// battle_ship
module battle_ship(
      input wire clk,			 
      input wire clr,
      input wire btnU,
      input wire btnD,
      input wire btnR,
      input wire btnL,
      input wire sel,
	    input sw,
      output wire [2:0] red,	 
      output wire [2:0] green,   
      output wire [1:0] blue,	     
      output wire [3:0] an,
      output wire [7:0] seg,
      output wire hsync,		 
      output wire vsync			 
	);
Size: ~240 flip-flops, roughly 30 I/O pins, ~14000 um2 of cells after synthesis.
make LEC_CHECK=0 CAP_MARGIN=20 CELL_PAD_IN_SITES_DETAIL_PLACEMENT=2 CELL_PAD_IN_SITES_GLOBAL_PLACEMENT=1 CORE_ASPECT_RATIO=1.1 CORE_MARGIN=10 CORE_UTILIZATION=58 GPL_ROUTABILITY_DRIVEN=0 GPL_TIMING_DRIVEN=0 MAX_ROUTING_LAYER=met5 PLACE_DENSITY_LB_ADDON=0.11 SLEW_MARGIN=20 finish   # period 8.5 ns
run.sh (not shown) runs the stock make flow with config.mk's settings and CLKGATE_MAP_FILE=.
The starting point ended with an error in detailed placement (3_5_place_dp), error DPL-0033.
Next try:
- CELL_PAD_IN_SITES_DETAIL_PLACEMENT: 2 -> unset
- CELL_PAD_IN_SITES_GLOBAL_PLACEMENT: 1 -> unset
- CORE_ASPECT_RATIO: 1.1 -> unset
- CORE_MARGIN: 10 -> 2
- CORE_UTILIZATION: 58 -> 40
- GPL_ROUTABILITY_DRIVEN: 0 -> unset
- GPL_TIMING_DRIVEN: 0 -> unset
- MAX_ROUTING_LAYER: met5 -> unset
- PLACE_DENSITY_LB_ADDON: 0.11 -> unset
- clock period: 8.5 -> 3.92 ns (I/O delays scaled with it)
Result: The new run finished clean. Area after synthesis is unchanged. Synthesized cell count does not change. Die area went up by 19%.
Next try:
- CORE_UTILIZATION: 40 -> 33
- clock period: 3.92 -> 13.4 ns (I/O delays scaled with it)
Setup slack improved by 8000 ps.
Non-clock buffer count went down by 134.
Cell area drops by about 6%.
Combinational power goes down by 77%.
Cell count falls by 2.1%.
Routed wire length falls by about 5%.
Die area increases by about 20%.
Next try:
- CORE_UTILIZATION: 33 -> 27
- clock period: 13.4 -> 4.75 ns (I/O delays scaled with it)
Design area rose by 2.4%.
Clock power rose to 2.6 times its value.
Non-clock buffer count rose by 33.
Clock skew rose by 5.6 ps.
Hold slack gets better by 3.5 ps.
Core utilization fell by 6.0 points.
Routed wire length rose by 5.5%.
Clock-buffer cell count rose by 1.
Power rose to 2.8 times its value.
Register-to-register slack gets worse by 8200 ps.
Synthesized area is unchanged.
Next try:
- CORE_UTILIZATION: 27 -> 56
- clock period: 4.75 -> 5.21 ns (I/O delays scaled with it)
The new run completed without violations.
Synthesized area stays the same.
Power falls by a little under a tenth.
Count of clock-buffer cells in the layout went up by 4.
Design area goes down by a few percent.
First-iteration DRC count increases by a few percent.
Wire length drops by roughly a tenth.
Setup slack improved by 270 ps.
Non-clock buffer count fell by 25.
Clock skew rose by 4.2 ps.
Fmax is lower by a few percent.
Next try:
- CORE_UTILIZATION: 56 -> 70
- CTS_CLUSTER_SIZE: unset -> 32
- clock period: 5.21 -> 8.68 ns (I/O delays scaled with it)
Result:
- utilization went up by 15 points
- worst setup slack improved by 3100 ps
- die area drops by 20%
- combinational power shrinks by 38%
- power falls by 39%
- non-clock buffer count came out lower by 10
- first-iteration DRC count went up by 26%
- flip-flop count stays the same

job 5824:
battle_ship again, from the RTL that the note above started with.
==> flow/config.mk <==
export PLATFORM = sky130hd
export DESIGN_NAME = battle_ship
export DESIGN_NICKNAME = battle_ship
export VERILOG_FILES = /design/flow/design.v
export SDC_FILE = /design/flow/constraint.sdc
export NUM_CORES = 4
export LEC_CHECK = 0
export CAP_MARGIN = 20
export CORE_MARGIN = 2
export CORE_UTILIZATION = 65
export CTS_CLUSTER_DIAMETER = 28
export SETUP_SLACK_MARGIN = 1.17
export SLEW_MARGIN = 20
export TNS_END_PERCENT = 5
==> flow/constraint.sdc <==
create_clock -name core_clock -period 4.26 [get_ports {clk}]
set_input_delay 0.8520 -clock core_clock [delete_from_list [all_inputs] [get_ports {clk}]]
set_output_delay 0.8520 -clock core_clock [all_outputs]
set_load 0.01 [all_outputs]
Job 5824 closes out successfully: all stages finished, all timing, DRC and antenna checks passed.
Inputs modified between job 5824 and job 9698:
Settings: putting ABC_AREA at 1 where nothing was set; swapping 65 for 72 in CORE_UTILIZATION; clearing TNS_END_PERCENT, which used to be 5; clearing SETUP_SLACK_MARGIN, which used to be 1.17; clearing CTS_CLUSTER_DIAMETER, which used to be 28; swapping 4.26 for 4.46 in the clock period (ns, I/O delays scaled along).
### Flow results
- Job 9698 did not make it past global routing (5_1_grt), where a tool error ended it.
- Relative to job 5824, number of levels the H-tree was split into has decreased by 1 in job 9698.
- Going from job 5824 to job 9698, number of nets at floorplan grows by about 18%.
- Job 9698 improves on job 5824 in overall chip area.
- For buffer depth of the longest clock path, job 5824 and job 9698 come out practically identical.
## Diff of input files: job 7696 against job 9698
Settings: ABC_AREA removed (was 1); PLACE_DENSITY_LB_ADDON newly set to 0.25; the clock period (ns, I/O delays scaled along) changed from 4.46 to 3.9.
Results
The final report for job 7696 shows a completed flow and a layout that fails verification, specifically setup timing.
Compared with job 9698, in job 7696 die extent in y essentially unchanged; count of distinct cell types in the synthesized netlist saw an increase; chip area line of the yosys report held.
Input-level comparison between job 1326 and job 7696:
Settings: HOLD_SLACK_MARGIN newly set to 0.25; ABC_AREA newly set to 1; CTS_CLUSTER_SIZE newly set to 93.
Notes after the runs:
Going from job 7696 to job 1326, the share of synthesized area spent on multiplexers was found to have gone down by 0.66 points. For job 1326, the flow was terminated by a tool error in clock tree synthesis (4_1_cts) and produced no final design. Taking job 7696 as the reference, in job 1326 distinct cell type count after synthesis down about 44%; chip area in the Yosys report now sits at about the same level; post-synthesis instance area barely changed; total die size did not really move; post-synthesis cell count picked up an extra 19%. The xor and xnor fraction of the mapped netlist area in job 1326 was lower than what job 7696 gave.
diff inputs: job 1326 => job 5481
Settings: clearing CTS_CLUSTER_SIZE, which used to be 93; clearing HOLD_SLACK_MARGIN, which used to be 0.25; swapping 0.25 for 0.2 in PLACE_DENSITY_LB_ADDON; clearing ABC_AREA, which used to be 1; swapping 3.9 for 3.54 in the clock period (ns, I/O delays scaled along).
Results
Seen in the log of job 5481: GRT-0232 during global routing (5_1_grt), after which the run never completed. Comparing job 1326 with job 5481, the fraction of the core area occupied by cells at floorplan came out essentially unchanged. In the flow results for job 1326 and job 5481, the multiplexer share of the synthesized area is smaller on job 1326. Job 5481 vs job 1326, instance tally after logic synthesis went down by 16%.
Power figures rest on the tool's default switching activity, not on a simulated workload.
